$ cat design/flow/run.sh
#!/bin/bash
# the make line also repeats each setting of config.mk as NAME=value (left out here)
make -C /OpenROAD-flow-scripts/flow DESIGN_CONFIG=/design/flow/config.mk WORK_HOME=/design/flow/orfs CLKGATE_MAP_FILE= finish
$ cat design/flow/config.mk
export PLATFORM = sky130hd
export DESIGN_NAME = division_float_32
export DESIGN_NICKNAME = division_float_32
export VERILOG_FILES = /design/flow/design.v
export SDC_FILE = /design/flow/constraint.sdc
export NUM_CORES = 4
export LEC_CHECK = 0
export ABC_AREA = 0
export CAP_MARGIN = 20
export CELL_PAD_IN_SITES_DETAIL_PLACEMENT = 0
export CORE_ASPECT_RATIO = 0.89
export CORE_MARGIN = 2
export CORE_UTILIZATION = 63
export MAX_ROUTING_LAYER = met5
export PLACE_DENSITY = 0.57
export SLEW_MARGIN = 20
export TNS_END_PERCENT = 50
$ cat design/flow/constraint.sdc
create_clock -name core_clock -period 6.83 [get_ports {clock}]
set_input_delay 1.3660 -clock core_clock [delete_from_list [all_inputs] [get_ports {clock}]]
set_output_delay 1.3660 -clock core_clock [all_outputs]
set_load 0.01 [all_outputs]
$ cat design/flow/design.v
`timescale 1ns / 1ps
module division_float_32(clock, start, operand1, operand2, result, finish, illegal);
	input clock;  
	input start;  
	input [31:0] operand1, operand2;  
	output reg [31:0] result;  
	output reg finish;  
	output illegal;  
	reg [7:0] exponent;
	reg [23:0] significand1, significand2;
	reg [95:0] temp_operand1, temp_operand2;  
	reg [95:0] sub_result;
	reg [5:0] step;  
	always @(posedge clock) begin  
		if(start) begin
			significand1 = {1'b1, operand1[22:0]};
			significand2 = {1'b1, operand2[22:0]};
			temp_operand1 = {significand1, 24'b0};  
			temp_operand2 = {significand2, 48'b0};  
			finish = 0;
			step = 0;
		end
		if(step == 48) begin  
			sub_result = temp_operand1;  
			exponent = 127 + operand1[30:23] - operand2[30:23];
			if(sub_result[72:48] * 2 > significand2) begin
				sub_result = sub_result + 1;
			end
			if(sub_result[24]) begin
				result[22:0] = sub_result[23:1];
			end else begin
				exponent = exponent - 1;
				result[22:0] = sub_result[22:0];
			end
			if((127 + operand1[30:23]) < operand2[30:23]) begin
				exponent = 0;
			end
			result[31] = operand1[31] ^ operand2[31];
			result[30:23] = exponent;
			if(operand1 == 0) result = 0;
			finish = 1;
		end else begin  
			temp_operand1 = temp_operand1 << 1;  
			if (temp_operand1 >= temp_operand2) temp_operand1 = temp_operand1 - temp_operand2 + 1;
			step = step + 1;  
		end
	end
	assign illegal = (operand2 == 0) ? 1 : 0;  
endmodule
==> job_summary.md, run 1 <==
## PnR job results

| Metric | Value |
|---|---|
| Top-count cell post-synth | nand2_1 |
| Fin crit period | slightly below 6 ns |
| Period Utilization, post-route | a little over four fifths |
| Crit path launch | start |
| NumNets Final | between 3000 and 4000 |
| Starting DRT DRC Count | about 1800 |
| Initial antenna violation count | 1 |
| Fmax | between 150 and 200 MHz |
| Ys async rst share | 0% |
| Congestion Overflow GR | 0 |
| Sw power | just under 0.005 W |
| Xor/xnor share | 5.69% |
| Worst hold path depth | 1 |
| CTS tree | built |
| Clk pwr share | approximately 15% |
| Top post-synthesis cells by count | nand2_1 (312), inv_1 (260), dfxtp_1 (222), ha_1 (217), nor2_1 (217) |
| Setup crit start kind | input pin |
| Gr usage total | between 30% and 40% |
| Top cells by area | dfxtp_1 (21%), ha_1 (13%), nand2_1 (5.6%) |
| Clk. pwr | 0.00156 W |
| Final ANT Viol Nets | 0 |
| Cts hold-fix bufs | 0 |
| MUX share of area | approximately 2.6% |
| Routed vias/inst | a little over 6 |
| Peak VDD IR | 0.313 mV |
| Area growth syn-to-layout | 10.8% |
| Hold WC Path Type | register to register |
| Status | timing/DRC/antenna clean |
| Post-Synthesis Cells | between 2000 and 3000 |
| Row count | about 62 |
| Number of global-route vias before repair | around 18000 |
| Main logic family after synthesis | simple AND/OR/NAND/NOR gates |
| Post-synth EDFFs | 32 |
| Max Cap Viol | 0 |
| Crit path DRT | between 7 and 8 ns |
| Register share after synthesis | about a quarter |
| Crit path kind | input pin to register |
| Clk buf depth | 3 |
| Die area | 0.0344 mm^2 |
| Power Internal | 0.00542 W |
| Worst slew margin | a little under two fifths |
| DR pass1 iterations | 6 |
| Core Util at FP | between 60% and 70% |
| Setup crit end kind | register |
| Final setup viols | 0 |
| RSZ-0062 raised after global routing | false |
| CP top delay family | simple AND/OR/NAND/NOR gates |
| Post-CTS sizing | 0 |
| Synth area leader | dfxtp_1 |
| Cell area after synthesis | 0.0208 mm^2 |
| Post-DR wirelength/cell | 18.8 um |
| Biggest consumer | combinational cells |
| Late-Pin Clk Latency | roughly 0.57 ns |
| Hold path startpoint | significand2[23] |
| Reg-to-reg endpoint | temp_operand1[79] |
| Worst path slowest cell | nor4bb_1 |
| DP HPWL | 45.8 mm |
| Chip width | roughly 200 um |
| Sequential power | between 0.002 and 0.0025 W |
| Min Hold Slack | 0.439 ns |
| Yosys cell count | approximately 2700 |
| DRC violation count after routing | 0 |
| Clk sink count | between 200 and 300 |
| Synth Warn # | 1 |
| DP Area | 0.0220 mm^2 |
| First-pass GRT wire length | roughly 94 mm |
| R2r worst-path depth | 14 |
| Clock transition at the registers of the reported paths | approximately 0.06 ns |
| Comb. pwr | 0.00664 W |
| Flops after synth | about 250 |
| Mean Syn Cell Area | just under 8 um^2 |
| CP Buf/Inv Count | 4 |
| Setup TNS | 0 ns |
| R2r startpoint | temp_operand1[13] |
| H-tree depth | 1 |
| Cells along the critical path | buf_4 -> inv_4 -> buf_12 -> a21boi_0 -> ha_1 -> inv_1 -> fa_1 -> nor4bb_1 -> nand4_1 -> nor4_1 -> a211oi_2 -> o31ai_1 -> o221ai_2 -> xnor2_1 -> a221oi_1 -> nor2_1 |
| Floorplan net count | just under 3000 |
| Slew @ Worst Pin | approximately 0.94 ns |
| Top-Level Pins | roughly 100 |
| Maximum fanout along the worst path | 48 |
| Netlist cell types | about 100 |
| Port bufs | ~99 |
| Via total after detailed routing | 19272 |
| Yosys stat chip area | about 0.021 mm^2 |
| CP endpoint | temp_operand1[89] |
| Die Ht | about 180 um |
| Tool warnings | 64 |
| Flop pwr share | 20.7% |
| Post-route cell area | around 0.023 mm^2 |
| Hold endpoint | significand2[23] |
| Simple share | between 20% and 30% |
| Synth Area in Adders | around 17% |
| Routed wire length | 59.0 mm |
| Root Buffer | clkbuf_16 |
| Top-area cell type share of the netlist area | a little over a fifth |
| CORE AREA | roughly 0.032 mm^2 |
| FF-to-FF setup slack | approximately 2.2 ns |
| Slowest stage delay, CP | ~0.85 ns |
| Fin. Hold Viols | 0 |
| CTS Buf Count | 29 |
| PwrDens | 449 mW/mm^2 |
| Combinational Power Share | between 60% and 70% |
| Sw Share | approximately 48% |
| Post-CTS setup buffers | 0 |
| CP arrival | roughly 6.2 ns |
| Largest net degree at the start of global routing | about 96 |
| Leakage | 10.5 nW |
| GPL Wtd Cong | between 0.9 and 1 |
| Clk_skew | 0.0164 ns |
| AND-OR/OR-AND share of the synthesized area | a little over a fifth |
| Stages on worst setup path | 16 |
| Dominant flop cell | dfxtp_1 |
| Pins Over Slew Limit | 0 |
[layer usage]
metal	routed length, um	up-vias	share of wire, %	track usage, %
met4	1780	0	3.0	10.5
met5	0	-	0	0
met1	26400	9039	45	46.4
met2	25800	779	44	53.6
li1	-	9328	-	-
met3	4990	126	8.5	6.62
[area by class of cell]
class / count / area (um^2)
antenna: 1 / 2.50
clock buffer: 34 / 785
clock inverter: 18 / 163
fill: 2718 / 9330
inverter: 264 / 996
multi-input combinational: 2041 / 14000
sequential: 254 / 5410
tap: 416 / 520
timing repair buffer: 117 / 1190
[through the flow]
step                      util [%]  worst slack, ns  instances  power, W
after floorplan                  -             1.06       2658   0.00703
after global placement        68.2            0.714       3092   0.00846
after detailed placement      68.2            0.654       3092   0.00858
after CTS                     71.1             1.24       3144    0.0102
after global routing          71.1            0.896       3144    0.0111
final                         71.1             1.04       3145    0.0103
==> run 2: changes to the inputs <==
- ABC_AREA: 0 -> not set
- CELL_PAD_IN_SITES_DETAIL_PLACEMENT: 0 -> not set
- CORE_ASPECT_RATIO: 0.89 -> not set
- CORE_UTILIZATION: 63 -> 68
- CTS_CLUSTER_SIZE: not set -> 25
- MAX_ROUTING_LAYER: met5 -> not set
- PLACE_DENSITY: 0.57 -> not set
- TNS_END_PERCENT: 50 -> not set
- clock period: 6.83 -> 4.37 ns (I/O delays scaled with it)
==> run 2 against run 1 <==
Effect of this change: the flow now stops in 5_1_grt; synthesized cell count did not move; die size decreased by 7.2%; synthesized area stayed put.
==> job_summary.md, run 2 <==
## Implementation flow summary

| Metric | Value |
|---|---|
| Netlist cell types | about 100 |
| Floorplan net count | roughly 3000 |
| Clk sink count | between 200 and 300 |
| CORE AREA | approximately 0.030 mm^2 |
| Top post-synthesis cells by count | nand2_1 (312), inv_1 (260), dfxtp_1 (222), ha_1 (217), nor2_1 (217) |
| Cts hold-fix bufs | 0 |
| Synth area leader | dfxtp_1 |
| DP Area | 0.0267 mm^2 |
| Yosys stat chip area | approximately 0.021 mm^2 |
| Post-Synthesis Cells | 2658 |
| Placed Cells | about 3600 |
| Mean Syn Cell Area | 7.81 um^2 |
| DP HPWL | approximately 54 mm |
| Synth Warn # | 1 |
| Top-area cell type share of the netlist area | between 20% and 30% |
| Ys async rst share | 0% |
| Setup slack after placement | -0.715 ns |
| Top cells by area | dfxtp_1 (21%), ha_1 (13%), nand2_1 (5.6%) |
| Register share after synthesis | 26.0% |
| Post-CTS setup buffers | 0 |
| Root Buffer | clkbuf_16 |
| Top-Level Pins | about 100 |
| Port bufs | 99 |
| Top-count cell post-synth | nand2_1 |
| Main logic family after synthesis | simple AND/OR/NAND/NOR gates |
| Err | [ERROR GRT-0232] Routing congestion too high. Check the congestion heatmap in the GUI. |
| Synth Area in Adders | roughly 17% |
| MUX share of area | ~2.6% |
| H-tree depth | 1 |
| Core Util at FP | between 60% and 70% |
| Die area | about 0.032 mm^2 |
| GPL Wtd Cong | just under 1 |
| Cell area after synthesis | between 0.02 and 0.025 mm^2 |
| Clk buf depth | 3 |
| AND-OR/OR-AND share of the synthesized area | around a fifth |
| Flops after synth | between 200 and 300 |
| Post-synth EDFFs | 32 |
| Dominant flop cell | dfxtp_1 |
| CTS Buf Count | 29 |
| Yosys cell count | 2658 |
| Row count | ~63 |
| Status | did not finish |
| Die Ht | approximately 180 um |
| Congestion Overflow GR | 4 |
| Stopping stage | 5_1_grt |
| Gr usage total | between 60% and 70% |
| Simple share | 21.2% |
| Xor/xnor share | between 5 and 6% |
| Chip width | between 150 and 200 um |
| Post-CTS sizing | 5 |
## run 2: routing by layer
layer / overflow / global-route usage, %
met5: 0 / 9.46
met3: 2 / 41.5
met4: 2 / 65.4
met2: 0 / 89.6
met1: 0 / 67.4
## run 2: through the flow
step | setup TNS (ns) | total power (W)
after floorplan | -2.19 | 0.0112
after global placement | -26.23 | 0.0160
after detailed placement | -44.43 | 0.0166
after CTS | 0 | 0.0195
==> run 3: changes to the inputs <==
- CORE_UTILIZATION: 68 -> 66
- CTS_CLUSTER_SIZE: 25 -> not set
- SETUP_SLACK_MARGIN: not set -> 0.97
- clock period: 4.37 -> 5.5 ns (I/O delays scaled with it)
==> run 3 against run 2 <==
Effect of this change: the run now finishes clean; synthesized cell count unchanged; die size increased by 3.0%; synthesized area unchanged.
==> job_summary.md, run 3 <==
## PnR job results

| Metric | Value |
|---|---|
| Status | timing/DRC/antenna clean |
| Number of global-route vias before repair | about 21000 |
| Peak VDD IR | approximately 0.41 mV |
| Top-Level Pins | 100 |
| Clk pwr share | between 10% and 20% |
| Flops after synth | roughly 250 |
| Pins Over Slew Limit | 0 |
| CORE AREA | ~0.031 mm^2 |
| Biggest consumer | combinational cells |
| CP endpoint | result[12] |
| Sw Share | a little under half |
| CP arrival | about 4.9 ns |
| Die area | 0.0329 mm^2 |
| Slew @ Worst Pin | between 0.9 and 1 ns |
| MUX share of area | between 2 and 3% |
| Chip width | about 180 um |
| R2r startpoint | temp_operand1[1] |
| Routed vias/inst | 6.50 |
| Maximum fanout along the worst path | 8 |
| Yosys cell count | ~2700 |
| Setup crit end kind | register |
| Starting DRT DRC Count | ~2300 |
| # fillers | roughly 1900 |
| Crit path launch | operand2[19] |
| GPL Wtd Cong | just over 1 |
| Crit path DRT | just under 6 ns |
| Clock transition at the registers of the reported paths | about 0.060 ns |
| CP Buf/Inv Count | 3 |
| CTS tree | built |
| H-tree depth | 1 |
| Simple share | about a fifth |
| DRC violation count after routing | 0 |
| Gr usage total | roughly 41% |
| Clk. pwr | between 0.0015 and 0.002 W |
| Reg-to-reg endpoint | temp_operand1[94] |
| Max Cap Viol | 0 |
| Row count | 64 |
| FF-to-FF setup slack | 1.48 ns |
| Die Ht | between 150 and 200 um |
| Slowest stage delay, CP | around 0.49 ns |
| CP top delay family | AND-OR/OR-AND gates |
| Synth Warn # | 1 |
| Main logic family after synthesis | simple AND/OR/NAND/NOR gates |
| Largest net degree at the start of global routing | approximately 110 |
| Ys async rst share | 0% |
| Synth area leader | dfxtp_1 |
| Hold WC Path Type | register to register |
| Top-area cell type share of the netlist area | 21.4% |
| Flop pwr share | between 10% and 20% |
| R2r worst-path depth | 18 |
| Register share after synthesis | 26.0% |
| Late-Pin Clk Latency | roughly 0.6 ns |
| Sequential power | between 0.002 and 0.003 W |
| Yosys stat chip area | a little over 0.02 mm^2 |
| Port bufs | approximately 100 |
| Setup crit start kind | input pin |
| Top post-synthesis cells by count | nand2_1 (312), inv_1 (260), dfxtp_1 (222), ha_1 (217), nor2_1 (217) |
| Hold endpoint | temp_operand1[85] |
| Sw power | 0.00692 W |
| Top-count cell post-synth | nand2_1 |
| Leakage | 11.7 nW |
| Crit-path most repeated cell | buf_4 |
| Comb. pwr | ~0.010 W |
| Fin. Hold Viols | 0 |
| Post-Synthesis Cells | 2658 |
| Core Util at FP | around two thirds |
| Clk_skew | approximately 0.015 ns |
| AND-OR/OR-AND share of the synthesized area | between 20% and 30% |
| PwrDens | about 580 mW/mm^2 |
| Period Utilization, post-route | roughly 84% |
| Worst hold path depth | 2 |
| Stages on worst setup path | 16 |
| Worst slew margin | 35.1% |
| Routed wire length | just over 70 mm |
| Tool warnings | slightly below 70 |
| Util after Layout | ~82% |
| Fin crit period | ~4.6 ns |
| Crit path kind | input pin to register |
| DP HPWL | 51.3 mm |
| Worst path slowest cell | clkdlybuf4s50_1 |
| Dominant flop cell | dfxtp_1 |
| Power Internal | between 0.007 and 0.008 W |
| Logic area | approximately 0.015 mm^2 |
| Cell area after synthesis | around 0.021 mm^2 |
| Final ANT Viol Nets | 0 |
| Area growth syn-to-layout | 22.2% |
| CTS Buf Count | 29 |
| Netlist cell types | 102 |
| Congestion Overflow GR | 0 |
| Mean Syn Cell Area | ~8 um^2 |
| Hold path startpoint | temp_operand1[85] |
| Root Buffer | clkbuf_16 |
| Cts hold-fix bufs | 0 |
| Combinational Power Share | just under 70% |
| Post-synth EDFFs | 32 |
| Setup TNS | 0 ns |
| Clk sink count | 254 |
| Total power | 0.0146 W |
| Post-DR wirelength/cell | between 20 and 25 um |
| Floorplan net count | around 3000 |
| Initial antenna violation count | 1 |
| N_diodes | 0 |
| Reg area | ~0.0054 mm^2 |
| Xor/xnor share | about 5.7% |
| Clk buf depth | 3 |
| Top cells by area | dfxtp_1 (21%), ha_1 (13%), nand2_1 (5.6%) |
| RSZ-0062 raised after global routing | true |
| Cells along the critical path | clkdlybuf4s50_1 -> nand2_1 -> a21boi_1 -> ha_1 -> a21oi_1 -> nor2b_1 -> o21ai_1 -> a211o_1 -> a21oi_2 -> a31oi_2 -> buf_4 -> or3_4 -> xnor2_4 -> buf_4 -> nor3_1 -> a2111oi_2 |
| NumNets Final | 3204 |
| Synth Area in Adders | around 17% |
| First-pass GRT wire length | roughly 110 mm |
| Fmax | 218 MHz |
| DR pass1 iterations | 9 |
| Via total after detailed routing | between 20000 and 25000 |
| Final setup viols | 0 |
run 3: what timing repair did:
item	CTS	global route
gates resized	22	130
setup buffers	1	27
pin swaps	2	27
setup endpoints to repair	101	101
cloned	0	3
run 3: layout make-up:
cell class	instances	area share, %
Sequential cell	254	21.3
Timing Repair Buffer	294	10.9
Clock buffer	37	3.19
Clock inverter	16	0.488
Tap cell	396	1.95
Multi-Input combinational cell	2042	58.3
Inverter	264	3.92
run 3: metrics by stage:
step | setup WS (ns) | std cells | cell area, um^2 | hold slack [ns]
3_3_place_gp | 0.175 | 3219 | 23500 | 0.412
6_report | 0.903 | 3303 | 25400 | 0.443
3_5_place_dp | 0.0565 | 3219 | 23500 | 0.414
2_1_floorplan | 0.635 | 2658 | 21200 | 0.403
4_1_cts | 0.977 | 3273 | 24500 | 0.439
5_1_grt | 0.798 | 3303 | 25400 | 0.454
run 3: routing by layer:
metal | up-vias | share of wire (%) | global-route usage [%]
met2 | 1359 | 46 | 69.0
met5 | - | 0.014 | 0
li1 | 9689 | - | -
met1 | 10024 | 38 | 50.3
met3 | 380 | 9.3 | 6.66
met4 | 2 | 6.4 | 19.8
==> run 4: changes to the inputs <==
- ABC_AREA: not set -> 1
- CORE_UTILIZATION: 66 -> 68
- PLACE_DENSITY: not set -> 0.41
- SETUP_SLACK_MARGIN: 0.97 -> -0.23
- clock period: 5.5 -> 4.9 ns (I/O delays scaled with it)
==> run 4 against run 3 <==
Effect of this change: still clean on timing, DRC and antenna; power up 11%; sequential power up 7%; die size up 15%; register-to-register slack worse by 0.22 ns; combinational power up about 10%; via count up 30%; final cell count up 46%; global-route usage up 6.0 points; setup slack worse by 0.33 ns; critical path type unchanged.
==> job_summary.md, run 4 <==
## PnR job results

| Metric | Value |
|---|---|
| MUX share of area | less than 1% |
| Reg-to-reg endpoint | temp_operand1[80] |
| Post-CTS setup buffers | 0 |
| Post-DR wirelength/cell | around 19 um |
| Fin crit period | roughly 4.3 ns |
| Util after Layout | around 77% |
| Worst slew margin | 53.9% |
| Die area | between 0.03 and 0.04 mm^2 |
| Hold endpoint | temp_operand2[4] |
| First-pass GRT wire length | between 100 and 150 mm |
| # fillers | ~2700 |
| Placed Cells | about 4800 |
| Number of global-route vias before repair | about 27000 |
| Synth Area in Adders | 14.0% |
| Floorplan net count | approximately 4500 |
| Stages on worst setup path | 19 |
| Dominant flop cell | dfxtp_1 |
| Final ANT Viol Nets | 0 |
| Fmax | approximately 230 MHz |
| Hold path startpoint | temp_operand2[4] |
| Worst path slowest cell | fa_1 |
| Mean Syn Cell Area | just under 6 um^2 |
| Post-synth EDFFs | 32 |
| Setup crit end kind | register |
| Chip width | 194 um |
| Flops after synth | 254 |
| Top post-synthesis cells by count | nand2_1 (1555), inv_1 (873), nor2_1 (384), nand3_1 (243), a21oi_1 (224) |
| DP Area | 0.0264 mm^2 |
| Cells along the critical path | buf_4 -> inv_6 -> buf_12 -> nand2_1 -> inv_1 -> ha_1 -> inv_1 -> fa_1 -> nor2_1 -> a21oi_1 -> o21ai_0 -> a21oi_1 -> nor2_1 -> nor2_1 -> nand2_1 -> nand2_1 -> nand3_1 -> nand3_1 -> nand2_1 |
| Largest net degree at the start of global routing | roughly 67 |
| Clk. pwr | around 0.0021 W |
| DRC violation count after routing | 0 |
| Sw Share | roughly 54% |
| Hold WC Path Type | register to register |
| Crit path launch | start |
| Sw power | approximately 0.0088 W |
| Post-route cell area | between 0.02 and 0.03 mm^2 |
| Gr usage total | 46.7% |
| Worst hold path depth | 2 |
| DP HPWL | 68.3 mm |
| Fin. Hold Viols | 0 |
| CP top delay family | simple AND/OR/NAND/NOR gates |
| Reg area | about 0.0054 mm^2 |
| Core Util at FP | around 70% |
| Routed vias/inst | around 5.8 |
| Top cells by area | nand2_1 (24%), dfxtp_1 (18%), inv_1 (13%) |
| Setup TNS | 0 ns |
| Slowest stage delay, CP | around 0.57 ns |
| Port bufs | 99 |
| R2r startpoint | temp_operand1[0] |
| CTS tree | built |
| CP arrival | 4.79 ns |
| Flop pwr share | about 18% |
| Crit path DRT | between 5 and 6 ns |
| N_diodes | 0 |
| H-tree depth | 1 |
| CP endpoint | temp_operand1[69] |
| Crit path kind | input pin to register |
| CP Buf/Inv Count | 5 |
| Power Internal | ~0.0074 W |
| Top-area cell type share of the netlist area | a little under a quarter |
| Initial antenna violation count | 0 |
| Late-Pin Clk Latency | 0.59 ns |
| Comb. pwr | between 0.01 and 0.015 W |
| RSZ-0062 raised after global routing | false |
| Post-CTS sizing | 0 |
| Die Ht | 194 um |
| GPL Wtd Cong | between 1 and 1.5 |
| Clk sink count | roughly 250 |
| Simple share | about 38% |
| Synth Warn # | 1 |
| Starting DRT DRC Count | around 2900 |
| NumNets Final | roughly 4700 |
| CORE AREA | about 0.036 mm^2 |
| Cell area after synthesis | around 0.025 mm^2 |
| Slew @ Worst Pin | 0.692 ns |
| Clk buf depth | 3 |
| Clk_skew | 0.0263 ns |
| FF-to-FF setup slack | between 1 and 1.5 ns |
| Period Utilization, post-route | between 80% and 90% |
| Sequential power | about 0.0029 W |
| Status | timing/DRC/antenna clean |
| Root Buffer | clkbuf_16 |
| Clock transition at the registers of the reported paths | about 0.060 ns |
| CTS Buf Count | 28 |
| Area growth syn-to-layout | 11.0% |
| Peak VDD IR | 0.482 mV |
| Register share after synthesis | between 20% and 30% |
| Via total after detailed routing | 27795 |
| Clk pwr share | between 10% and 20% |
| R2r worst-path depth | 22 |
| Final setup viols | 0 |
| Leakage | between 15 and 20 nW |
| Congestion Overflow GR | 0 |
| Setup crit start kind | input pin |
| Synth area leader | nand2_1 |
| Post-Synthesis Cells | between 4000 and 5000 |
| Top-count cell post-synth | nand2_1 |
| Routed wire length | between 80 and 90 mm |
| Biggest consumer | combinational cells |
| Netlist cell types | 37 |
| Ys async rst share | 0% |
| Maximum fanout along the worst path | 41 |
| Total power | ~0.016 W |
| Yosys cell count | 4228 |
| Max Cap Viol | 0 |
| Combinational Power Share | between 60% and 70% |
| Tool warnings | between 60 and 70 |
| Main logic family after synthesis | simple AND/OR/NAND/NOR gates |
| Layout Cells excl Fill | 4820 |
| PwrDens | about 590 mW/mm^2 |
| DR pass1 iterations | 8 |
| Top-Level Pins | approximately 100 |
| Logic area | 0.0155 mm^2 |
| AND-OR/OR-AND share of the synthesized area | 7.74% |
| Pins Over Slew Limit | 0 |
| Cts hold-fix bufs | 0 |
| Row count | between 60 and 70 |
| Xor/xnor share | between 3 and 4% |
| Yosys stat chip area | about 0.025 mm^2 |
| Crit-path most repeated cell | nand2_1 |
==> run 4: cell type report <==
type / count / area share [%]
multi-input combinational: 3012 / 56.7
sequential: 254 / 19.8
inverter: 878 / 12.1
timing repair buffer: 169 / 6.05
clock buffer: 36 / 2.91
tap: 461 / 2.11
clock inverter: 10 / 0.298
==> run 4: metal layers <==
metal	track usage [%]	wire length, um
met1	52.5	32400
met2	79.4	41100
met3	9.15	8380
met4	32.7	7560
met5	0	0
==> run 4: stage by stage <==
step           hold WS (ns)  setup slack [ns]
4_1_cts               0.452             0.795
2_1_floorplan         0.392             0.612
5_1_grt               0.471             0.419
3_3_place_gp          0.400             0.317
6_report              0.452             0.570
3_5_place_dp          0.415             0.258
==> run 5: changes to the inputs <==
- ABC_AREA: 1 -> not set
- CAP_MARGIN: 20 -> 25
- CORE_ASPECT_RATIO: not set -> 0.71
- CORE_UTILIZATION: 68 -> 58
- CTS_CLUSTER_SIZE: not set -> 37
- HOLD_SLACK_MARGIN: not set -> 0.29
- PLACE_DENSITY: 0.41 -> not set
- PLACE_DENSITY_LB_ADDON: not set -> 0.03
- SETUP_SLACK_MARGIN: -0.23 -> 0.86
- TNS_END_PERCENT: not set -> 15
- clock period: 4.9 -> 2.94 ns (I/O delays scaled with it)
==> run 5 against run 4 <==
Effect of this change: the run now fails in 5_1_grt; synthesized area fell by 15%; die size fell by 0.84%; synthesized cell count shrank 37%.
==> job_summary.md, run 5 <==
## Implementation flow summary

| Metric | Value |
|---|---|
| Cell area after synthesis | 0.0208 mm^2 |
| Die area | approximately 0.037 mm^2 |
| Post-Synthesis Cells | 2658 |
| Top-Level Pins | ~100 |
| Register share after synthesis | a little over a quarter |
| Placed Cells | about 4000 |
| Port bufs | around 100 |
| Core Util at FP | 58.8% |
| Simple share | 21.2% |
| Synth Area in Adders | 16.6% |
| Status | did not finish |
| Stopping stage | 5_1_grt |
| DP Area | 0.0285 mm^2 |
| Top post-synthesis cells by count | nand2_1 (312), inv_1 (260), dfxtp_1 (222), ha_1 (217), nor2_1 (217) |
| Clk sink count | around 250 |
| Top-area cell type share of the netlist area | 21.4% |
| Main logic family after synthesis | simple AND/OR/NAND/NOR gates |
| Dominant flop cell | dfxtp_1 |
| Root Buffer | clkbuf_16 |
| Synth area leader | dfxtp_1 |
| CORE AREA | around 0.035 mm^2 |
| Cts hold-fix bufs | 0 |
| Synth Warn # | 1 |
| AND-OR/OR-AND share of the synthesized area | 21.0% |
| DP HPWL | roughly 60 mm |
| Yosys stat chip area | roughly 0.021 mm^2 |
| Chip width | approximately 230 um |
| Yosys cell count | between 2000 and 3000 |
| Setup slack after placement | -1.83 ns |
| Floorplan net count | approximately 3000 |
| Die Ht | 163 um |
| Congestion Overflow GR | 12 |
| MUX share of area | between 2 and 3% |
| Row count | between 50 and 60 |
| Mean Syn Cell Area | ~7.8 um^2 |
| GPL Wtd Cong | between 1 and 1.5 |
| Clk buf depth | 3 |
| Netlist cell types | a little over 100 |
| Flops after synth | between 200 and 300 |
| Gr usage total | a little under 80% |
| Err | [ERROR GRT-0232] Routing congestion too high. Check the congestion heatmap in the GUI. |
| CTS Buf Count | 28 |
| H-tree depth | 1 |
| Top cells by area | dfxtp_1 (21%), ha_1 (13%), nand2_1 (5.6%) |
| Post-synth EDFFs | 32 |
| Ys async rst share | 0% |
| Xor/xnor share | under 10% |
| Top-count cell post-synth | nand2_1 |
## run 5: metal layers
layer / GRT usage (%) / overflow
met2: 93.5 / 6
met3: 68.3 / 3
met5: 43.2 / 0
met1: 75.9 / 0
met4: 73.2 / 3
## run 5: per-stage QoR
step	hold WS [ns]	util (%)	TNS (ns)
floorplan	0.403	-	-167.22
global placement	0.414	80.8	-177.38
detailed placement	0.415	80.8	-185.51
CTS	0.374	89.6	-68.71
## run 5: what timing repair did
item | in CTS
resized | 354
gates cloned | 10
setup endpoints to repair | 174
pin swaps | 103
setup buffers | 53
==> run 6: changes to the inputs <==
- ABC_AREA: not set -> 0
- CAP_MARGIN: 25 -> 20
- CELL_PAD_IN_SITES_DETAIL_PLACEMENT: not set -> 0
- CORE_ASPECT_RATIO: 0.71 -> 0.89
- CORE_UTILIZATION: 58 -> 70
- CTS_CLUSTER_SIZE: 37 -> 24
- HOLD_SLACK_MARGIN: 0.29 -> not set
- MAX_ROUTING_LAYER: not set -> met5
- PLACE_DENSITY_LB_ADDON: 0.03 -> not set
- SETUP_SLACK_MARGIN: 0.86 -> not set
- TNS_END_PERCENT: 15 -> 50
- clock period: 2.94 -> 4.01 ns (I/O delays scaled with it)
==> run 6 against run 5 <==
Effect of this change: the flow stops in 4_1_cts; synthesized cell count unchanged; synthesized area stayed put; die size fell by 17%.
==> job_summary.md, run 6 <==
## Implementation flow summary

| Metric | Value |
|---|---|
| MUX share of area | ~2.6% |
| Stopping stage | 4_1_cts |
| Post-synth EDFFs | 32 |
| Top-count cell post-synth | nand2_1 |
| Cell area after synthesis | around 0.021 mm^2 |
| Port bufs | between 90 and 100 |
| Dominant flop cell | dfxtp_1 |
| Status | did not finish |
| Die Ht | 167 um |
| Main logic family after synthesis | simple AND/OR/NAND/NOR gates |
| Floorplan net count | between 2000 and 3000 |
| Top post-synthesis cells by count | nand2_1 (312), inv_1 (260), dfxtp_1 (222), ha_1 (217), nor2_1 (217) |
| Setup slack after placement | -1.10 ns |
| Post-Synthesis Cells | roughly 2700 |
| Chip width | roughly 190 um |
| CORE AREA | between 0.02 and 0.03 mm^2 |
| Err | [ERROR DPL-0038] Utilization greater than 100%, impossible to legalize |
| Xor/xnor share | around 5.7% |
| Ys async rst share | 0% |
| DP HPWL | between 60 and 70 mm |
| Top-area cell type share of the netlist area | a little over a fifth |
| Row count | roughly 60 |
| Synth Warn # | 1 |
| Die area | 0.0311 mm^2 |
| GPL Wtd Cong | 1.05 |
| Top-Level Pins | about 100 |
| Yosys cell count | between 2000 and 3000 |
| Simple share | 21.2% |
| Mean Syn Cell Area | between 7 and 8 um^2 |
| AND-OR/OR-AND share of the synthesized area | 21.0% |
| Core Util at FP | 71.1% |
| Synth area leader | dfxtp_1 |
| Synth Area in Adders | between 10% and 20% |
| Register share after synthesis | around a quarter |
| Flops after synth | ~250 |
| Netlist cell types | between 100 and 150 |
| Yosys stat chip area | between 0.02 and 0.025 mm^2 |
| Top cells by area | dfxtp_1 (21%), ha_1 (13%), nand2_1 (5.6%) |
run 6: stage by stage:
step / area (um^2) / util [%] / hold slack, ns / std cells
floorplan: 21300 / - / 0.403 / 2658
global placement: 27600 / 94.4 / 0.415 / 3747
detailed placement: 27600 / 94.4 / 0.428 / 3747
==> run 7: changes to the inputs <==
- ABC_AREA: 0 -> not set
- CELL_PAD_IN_SITES_DETAIL_PLACEMENT: 0 -> not set
- CORE_ASPECT_RATIO: 0.89 -> not set
- CORE_UTILIZATION: 70 -> 66
- CTS_CLUSTER_SIZE: 24 -> 87
- MAX_ROUTING_LAYER: met5 -> not set
- SETUP_SLACK_MARGIN: not set -> 0.7
- TNS_END_PERCENT: 50 -> not set
- clock period: 4.01 -> 4.51 ns (I/O delays scaled with it)
==> run 7 against run 6 <==
Effect of this change: the flow again stops in 4_1_cts; synthesized cell count did not move; die size rose by 5.9%; synthesized area did not move.
==> job_summary.md, run 7 <==
## Implementation flow summary

| Metric | Value |
|---|---|
| Status | did not finish |
| Stopping stage | 4_1_cts |
| Err | [ERROR DPL-0033] detailed placement checks failed during check placement. |
| Post-synth EDFFs | 32 |
| DP HPWL | between 50 and 60 mm |
| Cell area after synthesis | approximately 0.021 mm^2 |
| Floorplan net count | approximately 3000 |
| MUX share of area | 2.60% |
| Mean Syn Cell Area | 7.81 um^2 |
| Post-Synthesis Cells | 2658 |
| Die Ht | roughly 180 um |
| Flops after synth | between 200 and 300 |
| Chip width | between 150 and 200 um |
| Ys async rst share | 0% |
| Top-Level Pins | 100 |
| Yosys stat chip area | around 0.021 mm^2 |
| CORE AREA | 0.0308 mm^2 |
| Row count | approximately 64 |
| GPL Wtd Cong | 1.01 |
| Top-count cell post-synth | nand2_1 |
| Register share after synthesis | a little over a quarter |
| AND-OR/OR-AND share of the synthesized area | 21.0% |
| Netlist cell types | ~100 |
| Synth area leader | dfxtp_1 |
| Port bufs | roughly 100 |
| DP Area | between 0.02 and 0.03 mm^2 |
| Yosys cell count | 2658 |
| Synth Area in Adders | roughly 17% |
| Main logic family after synthesis | simple AND/OR/NAND/NOR gates |
| Core Util at FP | between 60 and 70% |
| Xor/xnor share | 5.69% |
| Placed Cells | 3634 |
| Die area | 0.0329 mm^2 |
| Top cells by area | dfxtp_1 (21%), ha_1 (13%), nand2_1 (5.6%) |
| Synth Warn # | 1 |
| Top-area cell type share of the netlist area | between 20% and 30% |
| Top post-synthesis cells by count | nand2_1 (312), inv_1 (260), dfxtp_1 (222), ha_1 (217), nor2_1 (217) |
| Simple share | between 20% and 30% |
| Dominant flop cell | dfxtp_1 |
## run 7: metrics by stage
step,worst slack [ns],setup TNS (ns),utilization [%]
floorplan,-0.157,-0.723,-
global placement,-0.192,-2.90,87.2
detailed placement,-0.388,-10.09,87.2
==> run 8: changes to the inputs <==
- CORE_UTILIZATION: 66 -> 70
- CTS_CLUSTER_DIAMETER: not set -> 29
- CTS_CLUSTER_SIZE: 87 -> 62
- PLACE_DENSITY_LB_ADDON: not set -> 0.29
- SETUP_SLACK_MARGIN: 0.7 -> 0.76
- clock period: 4.51 -> 4.98 ns (I/O delays scaled with it)
==> run 8 against run 7 <==
Effect of this change: the run fails in 5_1_grt; die size decreased by 5.6%; synthesized area unchanged; synthesized cell count unchanged.
==> job_summary.md, run 8 <==
## Implementation flow summary

| Metric | Value |
|---|---|
| Netlist cell types | between 100 and 150 |
| Yosys cell count | ~2700 |
| Floorplan net count | a little under 3000 |
| Cell area after synthesis | about 0.021 mm^2 |
| Die Ht | between 150 and 200 um |
| Flops after synth | roughly 250 |
| AND-OR/OR-AND share of the synthesized area | a little over a fifth |
| Post-synth EDFFs | 32 |
| Top post-synthesis cells by count | nand2_1 (312), inv_1 (260), dfxtp_1 (222), ha_1 (217), nor2_1 (217) |
| Die area | between 0.03 and 0.04 mm^2 |
| Mean Syn Cell Area | a little under 8 um^2 |
| H-tree depth | 2 |
| Congestion Overflow GR | 31 |
| Yosys stat chip area | roughly 0.021 mm^2 |
| Top-area cell type share of the netlist area | between 20% and 30% |
| Synth Area in Adders | approximately 17% |
| DP HPWL | between 40 and 50 mm |
| Setup slack after placement | -0.122 ns |
| Xor/xnor share | between 5 and 6% |
| Status | did not finish |
| CTS Buf Count | about 58 |
| Dominant flop cell | dfxtp_1 |
| DP Area | ~0.024 mm^2 |
| Synth area leader | dfxtp_1 |
| Port bufs | a little under 100 |
| Top-Level Pins | 100 |
| Simple share | a little over a fifth |
| Root Buffer | clkbuf_16 |
| CORE AREA | 0.0294 mm^2 |
| Post-Synthesis Cells | 2658 |
| Clk sink count | 254 |
| Main logic family after synthesis | simple AND/OR/NAND/NOR gates |
| Gr usage total | between 70% and 80% |
| Top-count cell post-synth | nand2_1 |
| MUX share of area | under 10% |
| Register share after synthesis | about a quarter |
| Top cells by area | dfxtp_1 (21%), ha_1 (13%), nand2_1 (5.6%) |
| Core Util at FP | a little over 70% |
| GPL Wtd Cong | between 1 and 1.5 |
| Stopping stage | 5_1_grt |
| Row count | ~63 |
| Clk buf depth | 3 |
| Chip width | around 180 um |
| Err | [ERROR GRT-0232] Routing congestion too high. Check the congestion heatmap in the GUI. |
| Synth Warn # | 1 |
| Ys async rst share | 0% |
## run 8: metrics by stage
step | hold slack (ns) | std cells | total power (W)
2_1_floorplan | 0.403 | 2658 | 0.0100
4_1_cts | 0.445 | 3323 | 0.0173
3_3_place_gp | 0.413 | 3204 | 0.0124
3_5_place_dp | 0.415 | 3204 | 0.0128
## run 8: repair_timing
action	4_1_cts
setup endpoints to repair	79
buffers inserted	11
hold buffers	0
hold endpoints to repair	0
resized	49
cloned	1
pin swaps	17
## run 8: per-layer routing
layer | GRT overflow | global-route usage (%)
met2 | 13 | 92.8
met3 | 2 | 65.7
met5 | 1 | 33.0
met4 | 14 | 79.9
met1 | 1 | 77.4
==> run 9: changes to the inputs <==
- ABC_AREA: not set -> 1
- CORE_UTILIZATION: 70 -> 72
- CTS_CLUSTER_DIAMETER: 29 -> 375
- CTS_CLUSTER_SIZE: 62 -> not set
- PLACE_DENSITY: not set -> 0.38
- PLACE_DENSITY_LB_ADDON: 0.29 -> not set
- SETUP_SLACK_MARGIN: 0.76 -> not set
- clock period: 4.98 -> 3.73 ns (I/O delays scaled with it)
==> run 9 against run 8 <==
Effect of this change: the run again fails in 5_1_grt; die size rose by 15%; synthesized area grew 18%; synthesized cell count up 59%.
==> job_summary.md, run 9 <==
## Implementation flow summary

| Metric | Value |
|---|---|
| Cell area after synthesis | ~0.025 mm^2 |
| Stopping stage | 5_1_grt |
| Top-Level Pins | 100 |
| Err | [ERROR GRT-0116] Global routing finished with congestion. Check the congestion regions in the DRC Viewer. |
| AND-OR/OR-AND share of the synthesized area | under 10% |
| H-tree depth | 1 |
| Dominant flop cell | dfxtp_1 |
| Root Buffer | clkbuf_16 |
| Port bufs | 99 |
| Register share after synthesis | a little over a fifth |
| Setup slack after placement | -0.695 ns |
| Floorplan net count | 4547 |
| Die Ht | 189 um |
| Top-area cell type share of the netlist area | 23.7% |
| Top cells by area | nand2_1 (24%), dfxtp_1 (18%), inv_1 (13%) |
| Yosys cell count | between 4000 and 5000 |
| Flops after synth | between 200 and 300 |
| Main logic family after synthesis | simple AND/OR/NAND/NOR gates |
| CORE AREA | 0.0335 mm^2 |
| Ys async rst share | 0% |
| Congestion Overflow GR | approximately 520 |
| DP HPWL | a little under 80 mm |
| GPL Wtd Cong | between 1 and 1.5 |
| Clk sink count | about 250 |
| Top-count cell post-synth | nand2_1 |
| Synth area leader | nand2_1 |
| Synth Area in Adders | ~14% |
| Die area | between 0.03 and 0.04 mm^2 |
| MUX share of area | less than 1% |
| Xor/xnor share | ~3.2% |
| CTS Buf Count | 28 |
| Post-synth EDFFs | 32 |
| Top post-synthesis cells by count | nand2_1 (1555), inv_1 (873), nor2_1 (384), nand3_1 (243), a21oi_1 (224) |
| Post-Synthesis Cells | between 4000 and 5000 |
| Mean Syn Cell Area | 5.81 um^2 |
| Simple share | around 38% |
| Core Util at FP | ~73% |
| Status | did not finish |
| Synth Warn # | 1 |
| Post-CTS setup buffers | 0 |
| Row count | about 67 |
| Chip width | between 150 and 200 um |
| Netlist cell types | 37 |
| Gr usage total | between 80% and 90% |
| Yosys stat chip area | between 0.02 and 0.025 mm^2 |
| Clk buf depth | 3 |
[run 9: routing by layer]
| layer | track usage [%] | overflow |
|---|---|---|
| met1 | 82.5 | 6 |
| met2 | 101 | 312 |
| met3 | 72.9 | 22 |
| met4 | 90.6 | 175 |
| met5 | 31.2 | 1 |
[run 9: stage by stage]
step	hold WS, ns	instances	area, um^2	setup TNS, ns
2_1_floorplan	0.392	4228	24600	-0.269
4_1_cts	0.448	5362	31700	-0.0278
3_3_place_gp	0.406	5313	30600	-16.39
3_5_place_dp	0.423	5313	30600	-39.71
[run 9: what timing repair did]
action                                  CTS
endpoints found under the setup margin   16
resized                                  33
cloned                                    0
pin swaps                                 1
hold buffers                              0
==> run 10: changes to the inputs <==
- ABC_AREA: 1 -> not set
- CORE_UTILIZATION: 72 -> 70
- CTS_CLUSTER_DIAMETER: 375 -> not set
- MAX_ROUTING_LAYER: not set -> met4
- PLACE_DENSITY: 0.38 -> not set
- SETUP_SLACK_MARGIN: not set -> 1.13
- clock period: 3.73 -> 5.87 ns (I/O delays scaled with it)
==> run 10 against run 9 <==
Effect of this change: now clean on timing, DRC and antenna; synthesized cell count decreased by 37%; die size down 13%; synthesized area fell by 15%.
==> job_summary.md, run 10 <==
## PnR job results

| Metric | Value |
|---|---|
| M1 wire length | roughly 26 mm |
| Congestion Overflow GR | 0 |
| H-tree depth | 1 |
| Root Buffer | clkbuf_16 |
| Routed wl met3 | around 5.5 mm |
| Hold path startpoint | significand2[23] |
| Area growth syn-to-layout | 13.7% |
| Clk sink count | 254 |
| DR pass1 iterations | 7 |
| Leakage | 10.7 nW |
| Hold WC Path Type | register to register |
| PwrDens | roughly 530 mW/mm^2 |
| Floorplan net count | around 3000 |
| Top-area cell type share of the netlist area | 21.4% |
| DP HPWL | 46.9 mm |
| Register share after synthesis | 26.0% |
| Ys async rst share | 0% |
| Largest net degree at the start of global routing | roughly 74 |
| Post-DR wirelength/cell | approximately 20 um |
| Clk_skew | approximately 0.015 ns |
| Synth Area in Adders | 16.6% |
| Sw power | 0.00601 W |
| Final ANT Viol Nets | 0 |
| Sequential power | ~0.0025 W |
| Mean Syn Cell Area | between 7 and 8 um^2 |
| Post-Synthesis Cells | 2658 |
| Routed wire length | approximately 64 mm |
| Die Ht | 176 um |
| Cell area after synthesis | a little over 0.02 mm^2 |
| Main logic family after synthesis | simple AND/OR/NAND/NOR gates |
| Synth Warn # | 1 |
| AND-OR/OR-AND share of the synthesized area | a little over a fifth |
| Max Cap Viol | 0 |
| Biggest consumer | combinational cells |
| Slowest stage delay, CP | between 0.9 and 1 ns |
| Stages on worst setup path | 5 |
| Fin. Hold Viols | 0 |
| Starting DRT DRC Count | about 2300 |
| Pins Over Slew Limit | 0 |
| Util after Layout | between 80% and 90% |
| Tool warnings | 67 |
| Period Utilization, post-route | between 80% and 90% |
| Chip width | about 180 um |
| Netlist cell types | around 100 |
| Maximum fanout along the worst path | 3 |
| RSZ-0062 raised after global routing | true |
| Dominant flop cell | dfxtp_1 |
| First-pass GRT wire length | 101 mm |
| Worst slew margin | approximately 30% |
| CP endpoint | illegal |
| Core Util at FP | between 70% and 80% |
| Slew @ Worst Pin | about 1.0 ns |
| Crit path launch | operand2[24] |
| Flops after synth | around 250 |
| Crit-path most repeated cell | clkdlybuf4s50_1 |
| Die area | 0.0311 mm^2 |
| Row count | about 63 |
| CTS Buf Count | 29 |
| Worst path slowest cell | nor4_1 |
| Setup TNS | 0 ns |
| Crit path DRT | about 4.7 ns |
| DRC violation count after routing | 0 |
| Initial antenna violation count | 1 |
| CP Buf/Inv Count | 2 |
| Logic area | about 0.014 mm^2 |
| CP arrival | between 3 and 4 ns |
| Final setup viols | 0 |
| CP top delay family | simple AND/OR/NAND/NOR gates |
| Top cells by area | dfxtp_1 (21%), ha_1 (13%), nand2_1 (5.6%) |
| Routed vias/inst | 6.46 |
| Top Layer Used | met4 |
| Reg-to-reg endpoint | temp_operand1[81] |
| Fin crit period | roughly 4.8 ns |
| Synth area leader | dfxtp_1 |
| Xor/xnor share | under 10% |
| Top-Level Pins | 100 |
| Clk pwr share | 13.9% |
| # fillers | about 1900 |
| Via total after detailed routing | around 20000 |
| Hold endpoint | significand2[23] |
| Post-synth EDFFs | 32 |
| Combinational Power Share | 66.0% |
| Peak VDD IR | roughly 0.38 mV |
| Simple share | approximately a fifth |
| MUX share of area | 2.60% |
| Sw Share | between 40 and 50% |
| Setup crit start kind | input pin |
| Clk buf depth | 3 |
| FF-to-FF setup slack | ~1.7 ns |
| Met2 WL | slightly below 30 mm |
| Crit path kind | input pin to output port |
| Clk. pwr | 0.00173 W |
| Cells along the critical path | clkdlybuf4s50_1 -> nor4_1 -> nand4_1 -> nor2_1 -> clkdlybuf4s50_1 |
| Reg area | around 0.0054 mm^2 |
| GPL Wtd Cong | just over 1 |
| Flop pwr share | roughly a fifth |
| Yosys stat chip area | about 0.021 mm^2 |
| Status | timing/DRC/antenna clean |
| Comb. pwr | ~0.0082 W |
| Top post-synthesis cells by count | nand2_1 (312), inv_1 (260), dfxtp_1 (222), ha_1 (217), nor2_1 (217) |
| Gr usage total | ~41% |
| Top-count cell post-synth | nand2_1 |
| Number of global-route vias before repair | 19834 |
| R2r worst-path depth | 14 |
| Clock transition at the registers of the reported paths | 0.06 ns |
| R2r startpoint | temp_operand1[6] |
| CTS tree | built |
| Setup crit end kind | output port |
| Fmax | about 210 MHz |
| Late-Pin Clk Latency | 0.57 ns |
| CORE AREA | just under 0.03 mm^2 |
| NumNets Final | 3052 |
| Port bufs | about 99 |
| Worst hold path depth | 1 |
| Yosys cell count | roughly 2700 |
| Power Internal | 0.00646 W |
[run 10: per-layer routing]
layer,GRT usage [%],vias to the layer above
met4,16.4,0
met3,5.56,223
met1,51.6,9557
met2,65.8,1126
li1,-,9384
met5,-,-
[run 10: timing repair]
item,CTS,global route
hold buffers,0,0
resized,7,58
buffers inserted,0,4
pin swaps,1,8
setup endpoints to repair,23,74
gates cloned,0,1
[run 10: through the flow]
stage                     hold WS (ns)  power [W]  worst slack (ns)  instance area [um^2]  cells
after global placement           0.413    0.00996             0.486                 22400   3087
after global routing             0.447     0.0133              1.01                 23600   3143
final                            0.435     0.0125              1.10                 23600   3143
after floorplan                  0.403    0.00829             0.922                 21100   2658
after CTS                        0.438     0.0120              1.13                 23300   3137
after detailed placement         0.421     0.0102             0.445                 22400   3087
[run 10: area by class of cell]
cell class / count / area share [%]
Multi-Input combinational cell: 2041 / 60.9
Sequential cell: 254 / 22.9
Timing Repair Buffer: 143 / 6.16
Inverter: 264 / 4.28
Clock buffer: 37 / 3.33
Tap cell: 390 / 2.07
Clock inverter: 13 / 0.413
Antenna cell: 1 / 0.0106
==> run 11: changes to the inputs <==
- CORE_UTILIZATION: 70 -> 68
- CTS_CLUSTER_DIAMETER: not set -> 301
- CTS_CLUSTER_SIZE: not set -> 100
- MAX_ROUTING_LAYER: met4 -> not set
- PLACE_DENSITY: not set -> 0.41
- SETUP_SLACK_MARGIN: 1.13 -> not set
- clock period: 5.87 -> 3.95 ns (I/O delays scaled with it)
==> run 11 against run 10 <==
Effect of this change: the flow now stops in 5_1_grt; synthesized area unchanged; die size increased by 2.9%; synthesized cell count unchanged.
==> job_summary.md, run 11 <==
## Implementation flow summary

| Metric | Value |
|---|---|
| Status | did not finish |
| Stopping stage | 5_1_grt |
| Err | [ERROR DPL-0038] Utilization greater than 100%, impossible to legalize |
| Main logic family after synthesis | simple AND/OR/NAND/NOR gates |
| Chip width | approximately 180 um |
| Simple share | a little over a fifth |
| Top-Level Pins | roughly 100 |
| Row count | around 63 |
| Synth Warn # | 1 |
| Post-Synthesis Cells | 2658 |
| Die Ht | 179 um |
| Yosys cell count | around 2700 |
| Cell area after synthesis | a little over 0.02 mm^2 |
| Netlist cell types | between 100 and 150 |
| GPL Wtd Cong | between 1 and 1.5 |
| DP HPWL | 62.0 mm |
| Die area | 0.0320 mm^2 |
| Top post-synthesis cells by count | nand2_1 (312), inv_1 (260), dfxtp_1 (222), ha_1 (217), nor2_1 (217) |
| Cts hold-fix bufs | 0 |
| Top-count cell post-synth | nand2_1 |
| Register share after synthesis | roughly a quarter |
| Flops after synth | approximately 250 |
| Floorplan net count | a little under 3000 |
| Synth area leader | dfxtp_1 |
| Xor/xnor share | 5.69% |
| MUX share of area | 2.60% |
| Mean Syn Cell Area | just under 8 um^2 |
| DP Area | between 0.02 and 0.03 mm^2 |
| AND-OR/OR-AND share of the synthesized area | roughly a fifth |
| Core Util at FP | a little over two thirds |
| Dominant flop cell | dfxtp_1 |
| Clk buf depth | 3 |
| Post-synth EDFFs | 32 |
| Synth Area in Adders | between 15 and 20% |
| Ys async rst share | 0% |
| CORE AREA | 0.0299 mm^2 |
| Yosys stat chip area | approximately 0.021 mm^2 |
| Root Buffer | clkbuf_16 |
| Top-area cell type share of the netlist area | 21.4% |
| CTS Buf Count | 6 |
| Clk sink count | 254 |
| Top cells by area | dfxtp_1 (21%), ha_1 (13%), nand2_1 (5.6%) |
| Port bufs | 99 |
| Placed Cells | around 3800 |
| H-tree depth | 1 |
==> run 11: metrics by stage <==
stage	total power, W	TNS (ns)	setup slack (ns)	util [%]
after floorplan	0.0127	-26.38	-0.605	-
after global placement	0.0184	-72.13	-0.873	92.8
after detailed placement	0.0196	-92.34	-1.03	92.8
after CTS	0.0212	-0.00735	-0.00397	94.7
==> run 11: timing repair <==
action,CTS
pin swaps,30
setup buffers,17
gates cloned,0
hold endpoints to repair,0
setup endpoints to repair,92
resized,54
==> run 12: changes to the inputs <==
- CORE_UTILIZATION: 68 -> 40
- CTS_CLUSTER_DIAMETER: 301 -> not set
- CTS_CLUSTER_SIZE: 100 -> not set
- PLACE_DENSITY: 0.41 -> not set
- clock period: 3.95 -> 6.82 ns (I/O delays scaled with it)
==> run 12 against run 11 <==
Effect of this change: now clean on timing, DRC and antenna; die size rose by 68%; synthesized area did not move; synthesized cell count did not move.
==> job_summary.md, run 12 <==
## PnR job results

| Metric | Value |
|---|---|
| Status | timing/DRC/antenna clean |
| Post-CTS sizing | 0 |
| Slowest stage delay, CP | about 0.66 ns |
| Tool warnings | approximately 62 |
| Maximum fanout along the worst path | 36 |
| Sequential power | ~0.0021 W |
| Floorplan net count | ~3000 |
| Mean Syn Cell Area | between 7 and 8 um^2 |
| # fillers | between 5000 and 6000 |
| CORE AREA | between 0.05 and 0.06 mm^2 |
| CP endpoint | temp_operand1[80] |
| Late-Pin Clk Latency | roughly 0.58 ns |
| Core Util at FP | about two fifths |
| Clk_skew | about 0.014 ns |
| Period Utilization, post-route | between 80% and 90% |
| Util after Layout | between 40% and 50% |
| Combinational Power Share | 62.5% |
| Yosys cell count | roughly 2700 |
| Crit-path most repeated cell | a21oi_1 |
| Top-Level Pins | 100 |
| CP Buf/Inv Count | 3 |
| DR pass1 iterations | 5 |
| Layout Cells excl Fill | ~3400 |
| Crit path DRT | 7.28 ns |
| Gr usage total | roughly 22% |
| Final setup viols | 0 |
| FF-to-FF setup slack | between 2 and 2.5 ns |
| Crit path kind | input pin to register |
| Yosys stat chip area | 0.0208 mm^2 |
| Flops after synth | around 250 |
| Starting DRT DRC Count | 1245 |
| Simple share | around a fifth |
| Setup crit end kind | register |
| CTS tree | built |
| Clock transition at the registers of the reported paths | 0.06 ns |
| Cell area after synthesis | just over 0.02 mm^2 |
| Biggest consumer | combinational cells |
| Initial antenna violation count | 1 |
| DP HPWL | approximately 47 mm |
| Routed vias/inst | about 5.5 |
| Logic area | ~0.014 mm^2 |
| Pins Over Slew Limit | 0 |
| Sw power | 0.00486 W |
| AND-OR/OR-AND share of the synthesized area | a little over a fifth |
| GPL Wtd Cong | between 0.9 and 1 |
| Hold WC Path Type | register to register |
| Hold endpoint | significand2[23] |
| Synth Warn # | 1 |
| Largest net degree at the start of global routing | between 70 and 80 |
| Final ANT Viol Nets | 0 |
| Slew @ Worst Pin | about 0.87 ns |
| Clk buf depth | 3 |
| Total power | 0.0105 W |
| Synth area leader | dfxtp_1 |
| Top post-synthesis cells by count | nand2_1 (312), inv_1 (260), dfxtp_1 (222), ha_1 (217), nor2_1 (217) |
| CTS Buf Count | 31 |
| Fin crit period | between 5 and 6 ns |
| Sw Share | between 40% and 50% |
| MUX share of area | roughly 2.6% |
| Top-area cell type share of the netlist area | a little over a fifth |
| Main logic family after synthesis | simple AND/OR/NAND/NOR gates |
| Worst hold path depth | 1 |
| Via total after detailed routing | roughly 19000 |
| Cells along the critical path | buf_4 -> inv_4 -> buf_4 -> nand2_1 -> ha_1 -> ha_1 -> a21oi_1 -> o21ai_1 -> a221oi_1 -> nand3_1 -> a21oi_1 -> o21ai_2 -> a21oi_1 -> xnor2_1 -> a221oi_1 -> nor2_1 |
| Row count | between 80 and 90 |
| Xor/xnor share | 5.69% |
| Congestion Overflow GR | 0 |
| Post-route cell area | 0.0235 mm^2 |
| Power Internal | roughly 0.0057 W |
| Clk. pwr | between 0.0015 and 0.002 W |
| Fmax | between 150 and 200 MHz |
| Crit path launch | start |
| Port bufs | roughly 99 |
| Stages on worst setup path | 16 |
| PwrDens | between 400 and 500 mW/mm^2 |
| Routed wire length | slightly above 60 mm |
| Cts hold-fix bufs | 0 |
| Setup crit start kind | input pin |
| Reg area | 0.00541 mm^2 |
| Flop pwr share | between 20% and 30% |
| Comb. pwr | 0.00658 W |
| Max Cap Viol | 0 |
| Post-Synthesis Cells | between 2000 and 3000 |
| H-tree depth | 1 |
| Register share after synthesis | between 20% and 30% |
| Number of global-route vias before repair | around 19000 |
| R2r startpoint | temp_operand1[1] |
| Worst slew margin | a little over two fifths |
| R2r worst-path depth | 16 |
| Hold path startpoint | significand2[23] |
| Worst path slowest cell | a21oi_1 |
| Chip width | about 230 um |
| N_diodes | 0 |
| DP Area | between 0.02 and 0.025 mm^2 |
| Top-count cell post-synth | nand2_1 |
| Placed Cells | about 3400 |
| Ys async rst share | 0% |
| Top cells by area | dfxtp_1 (21%), ha_1 (13%), nand2_1 (5.6%) |
| Post-synth EDFFs | 32 |
| Setup TNS | 0 ns |
| Dominant flop cell | dfxtp_1 |
| NumNets Final | roughly 3000 |
| Peak VDD IR | between 0.2 and 0.3 mV |
| Post-CTS setup buffers | 0 |
| Netlist cell types | 102 |
| CP top delay family | AND-OR/OR-AND gates |
| Root Buffer | clkbuf_16 |
| Area growth syn-to-layout | 13.3% |
| Synth Area in Adders | between 15 and 20% |
| Clk pwr share | between 10% and 20% |
| RSZ-0062 raised after global routing | false |
| Leakage | about 11 nW |
| Reg-to-reg endpoint | temp_operand1[80] |
| Clk sink count | 254 |
| Die area | between 0.05 and 0.06 mm^2 |
| First-pass GRT wire length | about 100 mm |
| Fin. Hold Viols | 0 |
| DRC violation count after routing | 0 |
| Post-DR wirelength/cell | ~18 um |
| CP arrival | around 6.1 ns |
| Die Ht | ~230 um |
[run 12: area by class of cell]
class	instances	area share, %
multi-input cells	2041	59.3
flip-flops and latches	254	23.0
repair buffers	122	5.15
inverters	264	4.23
well taps	680	3.61
clock buffers	35	3.49
clock inverters	22	1.29
[run 12: through the flow]
step | hold slack (ns) | setup slack (ns)
global route | 0.454 | 0.819
CTS | 0.437 | 1.20
global placement | 0.414 | 0.643
finish | 0.438 | 1.15
detailed placement | 0.414 | 0.593
floorplan | 0.403 | 1.05
[run 12: per-layer routing]
layer / up-vias / GRT usage [%] / share of wire, %
met5: - / 0 / 0.023
met4: 2 / 6.57 / 2.5
met3: 86 / 3.09 / 5.8
met2: 465 / 37.3 / 46
met1: 8783 / 29.9 / 46
li1: 9329 / - / -
==> run 13: changes to the inputs <==
- CORE_UTILIZATION: 40 -> 70
- CTS_CLUSTER_SIZE: not set -> 24
- MAX_ROUTING_LAYER: not set -> met4
- SETUP_SLACK_MARGIN: not set -> -0.31
- clock period: 6.82 -> 4.07 ns (I/O delays scaled with it)
==> run 13 against run 12 <==
Effect of this change: the run now fails in 5_1_grt; die size shrank 42%; synthesized area is the same; synthesized cell count is the same.
==> job_summary.md, run 13 <==
## Implementation flow summary

| Metric | Value |
|---|---|
| Status | did not finish |
| Stopping stage | 5_1_grt |
| Err | [ERROR GRT-0116] Global routing finished with congestion. Check the congestion regions in the DRC Viewer. |
| Flops after synth | 254 |
| CTS Buf Count | 28 |
| Synth area leader | dfxtp_1 |
| Cts hold-fix bufs | 0 |
| Synth Warn # | 1 |
| Dominant flop cell | dfxtp_1 |
| Die Ht | roughly 180 um |
| DP HPWL | roughly 60 mm |
| Congestion Overflow GR | slightly below 800 |
| Clk sink count | 254 |
| Cell area after synthesis | roughly 0.021 mm^2 |
| Xor/xnor share | between 5 and 6% |
| Row count | approximately 63 |
| CORE AREA | between 0.02 and 0.03 mm^2 |
| Top cells by area | dfxtp_1 (21%), ha_1 (13%), nand2_1 (5.6%) |
| Post-Synthesis Cells | 2658 |
| Netlist cell types | slightly above 100 |
| Top-area cell type share of the netlist area | between 20% and 30% |
| Simple share | 21.2% |
| Yosys stat chip area | just over 0.02 mm^2 |
| Post-synth EDFFs | 32 |
| Die area | between 0.03 and 0.04 mm^2 |
| AND-OR/OR-AND share of the synthesized area | roughly a fifth |
| Mean Syn Cell Area | about 8 um^2 |
| GPL Wtd Cong | around 1.0 |
| Chip width | roughly 180 um |
| Yosys cell count | roughly 2700 |
| MUX share of area | under 10% |
| Root Buffer | clkbuf_16 |
| H-tree depth | 1 |
| Top-count cell post-synth | nand2_1 |
| Post-CTS setup buffers | 0 |
| Floorplan net count | slightly below 3000 |
| Top-Level Pins | 100 |
| Port bufs | just under 100 |
| Clk buf depth | 3 |
| Ys async rst share | 0% |
| Core Util at FP | between 70% and 80% |
| Main logic family after synthesis | simple AND/OR/NAND/NOR gates |
| Gr usage total | between 90 and 100% |
| Top post-synthesis cells by count | nand2_1 (312), inv_1 (260), dfxtp_1 (222), ha_1 (217), nor2_1 (217) |
| Placed Cells | 3727 |
| Register share after synthesis | about a quarter |
| Synth Area in Adders | between 10% and 20% |
==> run 13: metrics by stage <==
| step | setup WS [ns] | instance area, um^2 |
|---|---|---|
| 2_1_floorplan | -0.518 | 21100 |
| 3_3_place_gp | -0.580 | 27300 |
| 3_5_place_dp | -0.732 | 27300 |
| 4_1_cts | -0.319 | 28300 |
==> run 13: metal layers <==
metal,track usage (%),GRT overflow
met1,85.8,20
met2,106,516
met3,74.7,23
met4,97.0,226
met5,-,-
==> run 13: what timing repair did <==
item | 4_1_cts
pin swaps | 3
setup endpoints to repair | 26
gates resized | 21
==> run 14: changes to the inputs <==
- ABC_AREA: not set -> 1
- CORE_UTILIZATION: 70 -> 68
- CTS_CLUSTER_SIZE: 24 -> not set
- MAX_ROUTING_LAYER: met4 -> not set
- PLACE_DENSITY: not set -> 0.41
- SETUP_SLACK_MARGIN: -0.31 -> not set
- TNS_END_PERCENT: not set -> 5
- clock period: 4.07 -> 3.34 ns (I/O delays scaled with it)
==> run 14 against run 13 <==
Effect of this change: the run again fails in 5_1_grt; die size is 21% higher; synthesized cell count is 59% higher; synthesized area up 18%.
==> job_summary.md, run 14 <==
## Implementation flow summary

| Metric | Value |
|---|---|
| Err | [ERROR GRT-0116] Global routing finished with congestion. Check the congestion regions in the DRC Viewer. |
| Die Ht | between 150 and 200 um |
| Ys async rst share | 0% |
| Yosys stat chip area | around 0.025 mm^2 |
| CTS Buf Count | 29 |
| Die area | ~0.038 mm^2 |
| H-tree depth | 1 |
| Status | did not finish |
| Top-area cell type share of the netlist area | roughly a quarter |
| Clk buf depth | 3 |
| Main logic family after synthesis | simple AND/OR/NAND/NOR gates |
| Floorplan net count | ~4500 |
| Chip width | slightly below 200 um |
| Stopping stage | 5_1_grt |
| Flops after synth | ~250 |
| Top cells by area | nand2_1 (24%), dfxtp_1 (18%), inv_1 (13%) |
| Congestion Overflow GR | around 260 |
| Synth Warn # | 1 |
| Setup slack after placement | -0.781 ns |
| Gr usage total | a little under 80% |
| Row count | slightly below 70 |
| Top post-synthesis cells by count | nand2_1 (1555), inv_1 (873), nor2_1 (384), nand3_1 (243), a21oi_1 (224) |
| Post-synth EDFFs | 32 |
| Simple share | 37.9% |
| Port bufs | slightly below 100 |
| Synth area leader | nand2_1 |
| Clk sink count | ~250 |
| Yosys cell count | about 4200 |
| CORE AREA | between 0.03 and 0.04 mm^2 |
| Xor/xnor share | under 10% |
| AND-OR/OR-AND share of the synthesized area | around 7.7% |
| Dominant flop cell | dfxtp_1 |
| Top-count cell post-synth | nand2_1 |
| Top-Level Pins | about 100 |
| Register share after synthesis | 22.0% |
| DP HPWL | approximately 80 mm |
| Synth Area in Adders | between 10% and 20% |
| Mean Syn Cell Area | 5.81 um^2 |
| Root Buffer | clkbuf_16 |
| Core Util at FP | just under 70% |
| MUX share of area | less than 1% |
| Post-Synthesis Cells | around 4200 |
| Netlist cell types | 37 |
| Cell area after synthesis | 0.0246 mm^2 |
| GPL Wtd Cong | 1.17 |
[run 14: timing repair]
action | 4_1_cts
setup buffers | 5
hold buffers | 0
resized | 140
cloned | 2
setup endpoints to repair | 124
pin swaps | 18
[run 14: layer usage]
layer / global-route usage (%) / GRT overflow
met5: 23.6 / 1
met4: 83.3 / 113
met3: 62.4 / 10
met2: 96.3 / 127
met1: 78.0 / 5
[run 14: through the flow]
step / area [um^2] / instances / util, % / TNS [ns]
2_1_floorplan: 24900 / 4228 / - / -13.14
3_3_place_gp: 31400 / 5408 / 88.2 / -55.22
3_5_place_dp: 31400 / 5408 / 88.2 / -71.00
4_1_cts: 32900 / 5467 / 92.6 / -0.344
Power figures rest on the tool's default switching activity, not on a simulated workload.
